run A:
// Final_AXI_to_APB_Bridge
module Final_AXI_to_APB_Bridge #(
    parameter AXI_ADDR_WIDTH    = 32,
    parameter AXI_DATA_WIDTH    = 32,
    parameter AXI_MAX_BURST_LEN = 8,
    parameter AXI_BURST_WIDTH   = 2,
    parameter AXI_SIZE_WIDTH    = 3,
    parameter APB_ADDR_WIDTH    = 32,
    parameter APB_DATA_WIDTH    = 32
)(
    input  [AXI_ADDR_WIDTH-1:0]    AWADDR,
    input  [AXI_BURST_WIDTH-1:0]   AWBURST,
    input  [AXI_MAX_BURST_LEN-1:0] AWLEN,
    input                          AWVALID,
    output                         AWREADY,
    input  [AXI_ADDR_WIDTH-1:0]    ARADDR,
    input  [AXI_BURST_WIDTH-1:0]   ARBURST,
    input  [AXI_MAX_BURST_LEN-1:0] ARLEN,
    input                          ARVALID,
    output                         ARREADY,
    input  [AXI_DATA_WIDTH-1:0]    WDATA,
    input                          WVALID,
    input                          WLAST,
    input  [AXI_DATA_WIDTH/8-1:0]  WSTRB,
    output                         WREADY,
    output [AXI_DATA_WIDTH-1:0]    RDATA,
    output [1:0]                   RRESP,
    output                         RVALID,
    output                         RLAST,
    input                          RREADY,
    output [1:0]                   BRESP,
    output                         BVALID,
    input                          BREADY,
    input                          ACLK,
    input                          ARESETn,
    output [APB_ADDR_WIDTH-1:0]    PADDR,
    output                         PWRITE,
    output                         PSEL1,
    output                         PSEL2,
    output                         PSEL3,
    output                         PSEL4,
    output                         PENABLE,
    output [APB_DATA_WIDTH-1:0]    PWDATA,
    input  [APB_DATA_WIDTH-1:0]    PRDATA,
    input                          PREADY
);
Size: roughly 2100 cells after synthesis, about 280 flip-flops, about 270 I/O pins.
export LEC_CHECK = 0
export CAP_MARGIN = 20
export CORE_MARGIN = 8
export CORE_UTILIZATION = 40
export CTS_CLUSTER_SIZE = 31
export PLACE_DENSITY = 0.6
export SLEW_MARGIN = 10
export TNS_END_PERCENT = 80
create_clock -name core_clock -period 6.0 [get_ports {ACLK}]
run.sh (not shown) runs the stock make flow with config.mk's settings and CLKGATE_MAP_FILE=.
### run A -> run B
Settings: CTS_CLUSTER_SIZE removed (was 31); CORE_UTILIZATION changed from 40 to 72; SLEW_MARGIN changed from 10 to 20; TNS_END_PERCENT removed (was 80); CORE_MARGIN changed from 8 to 2; PLACE_DENSITY changed from 0.6 to 0.67; the clock period (ns, I/O delays scaled along) changed from 6.0 to 4.62.
## What came out
Floorplan check, run B vs run A: die outline smaller in run B
For run B, the flow was terminated by a tool error in global routing and produced no final design.
| synthesized cell count | run A vs run B | ≈ equal |
Compared with run A, run B improves core footprint.
Per the comparison of run B with run A, clock sink count essentially unchanged; post-synth tally of flip-flops with integrated enable essentially unchanged; post-CTS setup-driven buffer insertion count increased 22; half-perimeter wire length of the detailed placement result increased 9.9%; number of placement rows decreased about 26%.
Input-level comparison between run C and run B:
Settings: changing CORE_UTILIZATION from 72 to 70; setting PLACE_DENSITY_LB_ADDON to 0.27 for the first time; removing PLACE_DENSITY (formerly 0.67); changing the clock period (ns, I/O delays scaled along) from 4.62 to 4.75.
Notes after the runs:
As for a clean layout from run B and run C, there is none. FAIL run B @ global routing: tool exited with error. Run C: it failed with a tool error in global routing, so there are no final results. Number of enable flip-flop cells: run C vs run B identical. Against run B, number of cells after detailed placement in run C rose slightly. As of run C, standard cell core area had risen by a few percent compared to run B. Post-cts gate resize count came out lower on run C than on run B. Run C: effective utilization at floorplan is 2.2 points lower than what run B reported. Compared with run B, run C shows a setup slack at placement that is 76 ps higher. In the floorplan summary, run C is listed with a die area greater than that of run B. Per the comparison of run C with run B, height of the die has increased, sum of net half-perimeters after detailed placement has decreased.

* * *

== the baseline ==
Final_AXI_to_APB_Bridge again, from the RTL that the note above started with.
export LEC_CHECK = 0
export ABC_AREA = 0
export CAP_MARGIN = 35
export CELL_PAD_IN_SITES_DETAIL_PLACEMENT = 2
export CORE_ASPECT_RATIO = 1.58
export CORE_MARGIN = 4
export CORE_UTILIZATION = 27
export CTS_CLUSTER_SIZE = 26
export GPL_ROUTABILITY_DRIVEN = 0
export GPL_TIMING_DRIVEN = 0
export HOLD_SLACK_MARGIN = 0.06
export MAX_ROUTING_LAYER = met5
export PLACE_DENSITY = 0.56
export SLEW_MARGIN = 10
export TNS_END_PERCENT = 40
create_clock -name core_clock -period 3.41 [get_ports {ACLK}]
The layout from the baseline, despite a flow that completed every stage, fails the layout checks, with the failing checks listed as capacitance limit, slew limit, setup timing.
--- input diff the baseline..the candidate ---
- a deleted GPL_TIMING_DRIVEN that had been 0
- a change of PLACE_DENSITY from 0.56 to 0.6
- a deleted ABC_AREA that had been 0
- a deleted HOLD_SLACK_MARGIN that had been 0.06
- a change of CAP_MARGIN from 35 to 20
- a deleted CELL_PAD_IN_SITES_DETAIL_PLACEMENT that had been 2
- a deleted GPL_ROUTABILITY_DRIVEN that had been 0
- a deleted TNS_END_PERCENT that had been 40
- a change of SLEW_MARGIN from 10 to 20
- a deleted MAX_ROUTING_LAYER that had been met5
- a change of CORE_MARGIN from 4 to 2
- a deleted CTS_CLUSTER_SIZE that had been 26
- a change of CORE_UTILIZATION from 27 to 61
- a deleted CORE_ASPECT_RATIO that had been 1.58
- a change of the clock period (ns, I/O delays scaled along) from 3.41 to 6.12
Findings:
The candidate ended with every stage complete and zero timing, DRC or antenna violations. On the candidate: required time of the worst setup path is 2.60 ns higher than what the baseline gave. The candidate against the baseline: design area shows a reduction of about 16%; share of power burned in combinational logic fell 9.6 points; final number of max-transition violations saw a decrease; worst setup slack +2.31 ns. In the candidate, the switching part of the total power came out 9.6 points below the value in the baseline. Compared with the baseline, overall power in the candidate decreased by more than half. Compared with the baseline, the candidate shows a cell area after placement that is about 3.3% lower. The candidate: length of routed wiring on met1 is 48% lower than what the baseline reported. Of the baseline and the candidate, the higher non-clock buffer count belongs to the baseline. Source-to-sink clock delay at the later pin of the worst-skew pair, the baseline and the candidate, lower one = the candidate.

* * *

== xenon ==
Final_AXI_to_APB_Bridge again, from the RTL that the note above started with.
clock: 3.41 ns
lec_check: 0
cap_margin: 0
cell_pad_in_sites_detail_placement: 2
core_aspect_ratio: 1.58
core_margin: 10
core_utilization: 30
gpl_timing_driven: 0
max_routing_layer: met5
place_density: 0.56
slew_margin: 10
tns_end_percent: 40
To summarise xenon: no stage aborted, but the layout did not pass its checks, failing on hold timing, capacitance limit, slew limit, setup timing.
--- input diff xenon..fjord ---
Settings: a change of SLEW_MARGIN from 10 to 20; a change of CAP_MARGIN from 0 to 20; a deleted PLACE_DENSITY that had been 0.56; a deleted CORE_ASPECT_RATIO that had been 1.58; a deleted CELL_PAD_IN_SITES_DETAIL_PLACEMENT that had been 2; a change of CORE_MARGIN from 10 to 2; an added CTS_CLUSTER_DIAMETER of 28; a change of CORE_UTILIZATION from 30 to 66; a deleted TNS_END_PERCENT that had been 40; a deleted MAX_ROUTING_LAYER that had been met5; a deleted GPL_TIMING_DRIVEN that had been 0; a change of the clock period (ns, I/O delays scaled along) from 3.41 to 4.07.
Findings:
4_1_cts: fjord exited with error
Changes observed in fjord relative to xenon: core box area decreased 0.035 mm^2, synthesized flop and latch total barely changed, initial core utilization climbed 37 points.
[compare] base=xenon new=fjord: pre-CTS worst setup slack has increased; yosys cell count has remained practically unchanged.
The row count in fjord was lower than what xenon gave.
xenon fits on a die that is larger than the die of fjord.
Modified inputs, willow compared to fjord
Settings: CTS_CLUSTER_DIAMETER: 28 -> unset; SETUP_SLACK_MARGIN: unset -> -0.34; CORE_UTILIZATION: 66 -> 58.
Findings:
- Layout checks on willow: not met. Flow itself completed; violations: setup timing.
- fjord never completed; the flow aborted with a tool error in 4_1_cts.
- In terms of parity-gate share of the synthesized area counting xor and xnor cells, fjord and willow differ only marginally.
- willow and fjord ended up with nearly the same synthesized area.
- From fjord to willow the numbers moved as follows: core region area +about 14%; basic-gate share of the synthesized area counting and, or, nand and nor cells barely changed; number of primary I/O pins flat; area of the die went up; instance count after placement with tap cells included rose 58.
- Width of the chip was higher in willow than in fjord.
- From fjord to willow the numbers moved as follows: pre-CTS setup slack dropped 190 ps; final weighted congestion in routability-driven placement down 0.0032.
> inputs changed (willow -> maple)
Settings: CTS_CLUSTER_DIAMETER newly set to 28; SETUP_SLACK_MARGIN removed (was -0.34); HOLD_SLACK_MARGIN newly set to -0.05; CTS_CLUSTER_SIZE newly set to 36; CORE_UTILIZATION changed from 58 to 68.
Findings:
For maple, the flow was terminated by a tool error in 4_1_cts and produced no final design. Compared with willow, in maple proportion of synthesized area in mux cells level; per-instance average area after synthesis level; weighted congestion at the end of routability-driven global placement moved up; worst slack at placement moved down; area of the placeable core moved down. Going from willow to maple, the die area was shrunk. Going from willow to maple, detailed placement HPWL moved up, effective utilization at floorplan moved up. I/O pin total: maple vs willow identical. Instance count after placement with tap cells included ended up about 2.4% lower on maple than on willow. Between maple and willow, it is maple whose row count is lower, by about 8%.

* * *

== v19 ==
Final_AXI_to_APB_Bridge again, from the RTL that the note above started with.
==> flow/config.mk <==
export PLATFORM = sky130hd
export DESIGN_NAME = Final_AXI_to_APB_Bridge
export DESIGN_NICKNAME = Final_AXI_to_APB_Bridge
export VERILOG_FILES = /design/flow/design.v
export SDC_FILE = /design/flow/constraint.sdc
export NUM_CORES = 4
export LEC_CHECK = 0
export ABC_AREA = 1
export CAP_MARGIN = 20
export CORE_ASPECT_RATIO = 1.47
export CORE_MARGIN = 8
export CORE_UTILIZATION = 40
export CTS_CLUSTER_SIZE = 31
export MIN_ROUTING_LAYER = met2
export PLACE_DENSITY = 0.6
export SLEW_MARGIN = 10
export TNS_END_PERCENT = 80
==> flow/constraint.sdc <==
create_clock -name core_clock -period 6.0 [get_ports {ACLK}]
set_input_delay 1.2000 -clock core_clock [delete_from_list [all_inputs] [get_ports {ACLK}]]
set_output_delay 1.2000 -clock core_clock [all_outputs]
set_load 0.01 [all_outputs]
Input changes introduced in v49 (baseline for comparison: v19):
Settings: CTS_CLUSTER_SIZE: 31 -> unset; SLEW_MARGIN: 10 -> 20; CORE_MARGIN: 8 -> 2; CORE_ASPECT_RATIO: 1.47 -> unset; ABC_AREA: 1 -> unset; TNS_END_PERCENT: 80 -> unset; MIN_ROUTING_LAYER: met2 -> unset; the clock period (ns, I/O delays scaled along): 6.0 -> 5.82.
### Flow results
[v49 vs v19] clock group share of total power: higher in v49. v49 reports a lower combinational-cell power consumption than v19 does. Power: v49 draws less than v19. Diff v19 -> v49: routed wire length moved down; via count moved down; met3 capacity usage during global routing moved down; number of ordinary and repair buffers in the finished layout moved up; cell area moved down. Summary of the comparison: final core utilization is higher in v49, relative to v19. Highest metal layer used by the detailed router = met5: v19; highest metal layer used by the detailed router = met4: v49. Higher worst hold slack goes to v49 over v19. v49 vs. v19: area after synthesis went down by 14%.
For v28, these inputs were changed with respect to v49:
Settings: the clock period (ns, I/O delays scaled along): 5.82 -> 3.96.
Notes after the runs:
v28 finished all stages; layout check result: FAIL, due to negative setup slack.
Both conditions hold for v49: the flow ran to the end and the final layout passed the timing, DRC and antenna checks.
The final reports for v28 and v49 show final RePlAce weighted congestion higher in the former.
Relative to v49, number of cells on the worst reg-to-reg path has increased by 4 in v28.
When the final numbers for v49 and v28 were put side by side, the number of detailed-route iterations in the first pass turned out to be smaller in v49.
NOTE cell area v49->v28 increased by more than 10%
Looking only at sequential share of layout area, and setting everything else aside, the lower value of v49 and v28 goes to v28.
[compare] base=v49 new=v28: critical path depth increased by about 5% relative to the old numbers, ratio of final minimum period to clock period increased by 13 points relative to the old numbers, fraction of power consumed by the clock network decreased by 1.5 points relative to the old numbers.
## Diff of input files: v25 against v28
Settings: CORE_UTILIZATION: 40 -> 66; HOLD_SLACK_MARGIN: unset -> -0.08; MAX_ROUTING_LAYER: unset -> met4; the clock period (ns, I/O delays scaled along): 3.96 -> 5.62.
Notes after the runs:
v25 went all the way through synthesis, placement and routing and the layout is clean on timing, DRC and antenna.
For v28, the worst setup path startpoint was AWADDR[3], unlike v25, where it was AWADDR[2].
Compared with v28, v25 shows a higher number of vias per cell.
Going from v28 to v25, sequential share of layout area went up 4.1 points; first-pass GRT wire length dropped 10000 um; worst slack at placement rose by 940 ps; portion of the clock cycle consumed by the worst path in the final layout dropped 11 points; post-synthesis to final-layout area growth decreased by 20 points relative to the old numbers.
Note that the switching power recorded for v28 amounts to 1.5 times the value seen in v25.
Looking at v28 and v25, the final antenna-violating net count is a wash.

* * *

Starting RTL as in the previous note.
==> flow/config.mk <==
export PLATFORM = sky130hd
export DESIGN_NAME = Final_AXI_to_APB_Bridge
export DESIGN_NICKNAME = Final_AXI_to_APB_Bridge
export VERILOG_FILES = /design/flow/design.v
export SDC_FILE = /design/flow/constraint.sdc
export NUM_CORES = 4
export LEC_CHECK = 0
export ABC_AREA = 1
export CAP_MARGIN = 20
export CORE_ASPECT_RATIO = 0.73
export CORE_MARGIN = 2
export CORE_UTILIZATION = 72
export CTS_CLUSTER_DIAMETER = 394
export CTS_CLUSTER_SIZE = 100
export HOLD_SLACK_MARGIN = 0.28
export PLACE_DENSITY = 0.42
export SETUP_SLACK_MARGIN = 0.84
export SLEW_MARGIN = 20
==> flow/constraint.sdc <==
create_clock -name core_clock -period 2.85 [get_ports {ACLK}]
set_input_delay 0.5700 -clock core_clock [delete_from_list [all_inputs] [get_ports {ACLK}]]
set_output_delay 0.5700 -clock core_clock [all_outputs]
set_load 0.01 [all_outputs]
The first run died in clock tree synthesis.
Rerun with:
- ABC_AREA: 1 -> unset
- CORE_ASPECT_RATIO: 0.73 -> unset
- CORE_UTILIZATION: 72 -> 40
- CTS_CLUSTER_DIAMETER: 394 -> unset
- CTS_CLUSTER_SIZE: 100 -> unset
- HOLD_SLACK_MARGIN: 0.28 -> unset
- PLACE_DENSITY: 0.42 -> 0.6
- SETUP_SLACK_MARGIN: 0.84 -> unset
- clock period: 2.85 -> 6.0 ns (I/O delays scaled with it)
The changed run finished with timing, DRC and antenna clean.
Synthesized cell count fell by 33%.
Die size rises by 54%.
Synthesized area is lower by 14%.
Rerun with:
- CORE_UTILIZATION: 40 -> 58
- CTS_CLUSTER_SIZE: unset -> 34
- TNS_END_PERCENT: unset -> 5
- clock period: 6.0 -> 3.23 ns (I/O delays scaled with it)
Effect:
- The new run produced a layout that fails on negative setup slack
- synthesized cell count does not change
- hold slack loses 450 ps
- routed wire length is higher by 14%
- global-route usage came out higher by 16 points
- non-clock buffer count goes up by 245
- setup slack gets worse by 1300 ps
- combinational power rose by 140%
- register-to-register slack loses 2600 ps
- sequential power rises by 79%
- clock skew went down by 7.2 ps

* * *

Final_AXI_to_APB_Bridge again, from the RTL that the note above started with.
make LEC_CHECK=0 CAP_MARGIN=20 CORE_MARGIN=2 CORE_UTILIZATION=65 SETUP_SLACK_MARGIN=1.03 SLEW_MARGIN=20 finish   # period 4.07 ns
The baseline did not get past global routing (5_1_grt).
Rerun with:
--- a/flow/config.mk
+++ b/flow/config.mk
@@ -9,4 +9,6 @@
 export CORE_MARGIN = 2
-export CORE_UTILIZATION = 65
-export SETUP_SLACK_MARGIN = 1.03
+export CORE_UTILIZATION = 72
+export CTS_CLUSTER_DIAMETER = 28
+export PLACE_DENSITY_LB_ADDON = 0.24
 export SLEW_MARGIN = 20
+export TNS_END_PERCENT = 5
Effect: This time the run died in clock tree synthesis (4_1_cts). Synthesized area is unchanged. Die area is lower by roughly a tenth. Synthesized cell count stays the same.

* * *

Starting RTL as in the previous note.
Settings: LEC_CHECK=0, CAP_MARGIN=20, CELL_PAD_IN_SITES_DETAIL_PLACEMENT=2, CELL_PAD_IN_SITES_GLOBAL_PLACEMENT=3, CORE_MARGIN=2, CORE_UTILIZATION=40, SLEW_MARGIN=30; clock period 6.75 ns.
Rerun with:
--- a/flow/config.mk
+++ b/flow/config.mk
@@ -7,0 +8 @@
+export ABC_AREA = 1
@@ -9,2 +9,0 @@
-export CELL_PAD_IN_SITES_DETAIL_PLACEMENT = 2
-export CELL_PAD_IN_SITES_GLOBAL_PLACEMENT = 3
@@ -12,2 +11,3 @@
-export CORE_UTILIZATION = 40
-export SLEW_MARGIN = 30
+export CORE_UTILIZATION = 58
+export PLACE_DENSITY = 0.79
+export SLEW_MARGIN = 20
==> flow/constraint.sdc (replaced) <==
create_clock -name core_clock -period 3.26 [get_ports {ACLK}]
set_input_delay 0.6520 -clock core_clock [delete_from_list [all_inputs] [get_ports {ACLK}]]
set_output_delay 0.6520 -clock core_clock [all_outputs]
set_load 0.01 [all_outputs]
Effect:
- Now the flow completed and failed the layout checks on setup timing
- routed wire length increases by 13%
- non-clock buffer count increases by 363
- total power increases to 3.0 times its value
Rerun with:
--- a/flow/config.mk
+++ b/flow/config.mk
@@ -8 +7,0 @@
-export ABC_AREA = 1
@@ -11,2 +10,2 @@
-export CORE_UTILIZATION = 58
-export PLACE_DENSITY = 0.79
+export CORE_UTILIZATION = 44
+export PLACE_DENSITY = 0.6
==> flow/constraint.sdc (replaced) <==
create_clock -name core_clock -period 5.82 [get_ports {ACLK}]
set_input_delay 1.1640 -clock core_clock [delete_from_list [all_inputs] [get_ports {ACLK}]]
set_output_delay 1.1640 -clock core_clock [all_outputs]
set_load 0.01 [all_outputs]
=> This time the run completed without violations. Die area came out higher by 13%. Routed wire length came out lower by 34%. Via count came out lower by 33%. Setup slack is better by 1100 ps. Synthesized cell count came out lower by 33%. Utilization came out lower by 28 points.
Rerun with:
--- a/flow/config.mk
+++ b/flow/config.mk
@@ -10 +10,3 @@
-export CORE_UTILIZATION = 44
+export CORE_UTILIZATION = 69
+export CTS_CLUSTER_DIAMETER = 394
+export CTS_CLUSTER_SIZE = 100
==> flow/constraint.sdc (replaced) <==
create_clock -name core_clock -period 2.85 [get_ports {ACLK}]
set_input_delay 0.5700 -clock core_clock [delete_from_list [all_inputs] [get_ports {ACLK}]]
set_output_delay 0.5700 -clock core_clock [all_outputs]
set_load 0.01 [all_outputs]
Result:
- Now the flow never finished: it broke off in clock tree synthesis, error DPL-0038
- die area is lower by 36%
- synthesized area does not change
- synthesized cell count is unchanged
Rerun with:
--- a/flow/config.mk
+++ b/flow/config.mk
@@ -7,0 +8 @@
+export ABC_AREA = 1
@@ -8,0 +10 @@
+export CORE_ASPECT_RATIO = 0.73
@@ -10 +12 @@
-export CORE_UTILIZATION = 69
+export CORE_UTILIZATION = 72
@@ -12,2 +14,3 @@
-export CTS_CLUSTER_SIZE = 100
-export PLACE_DENSITY = 0.6
+export CTS_CLUSTER_SIZE = 11
+export PLACE_DENSITY = 0.42
+export SETUP_SLACK_MARGIN = 0.84
@@ -14,0 +18 @@
+export TNS_END_PERCENT = 5
- The new run failed in clock tree synthesis
- die size increases by roughly a tenth
- area after synthesis is higher by about a fifth
- synthesized cell count went up by well over a third
No activity file was given, so power comes from the tool's default toggle rates.
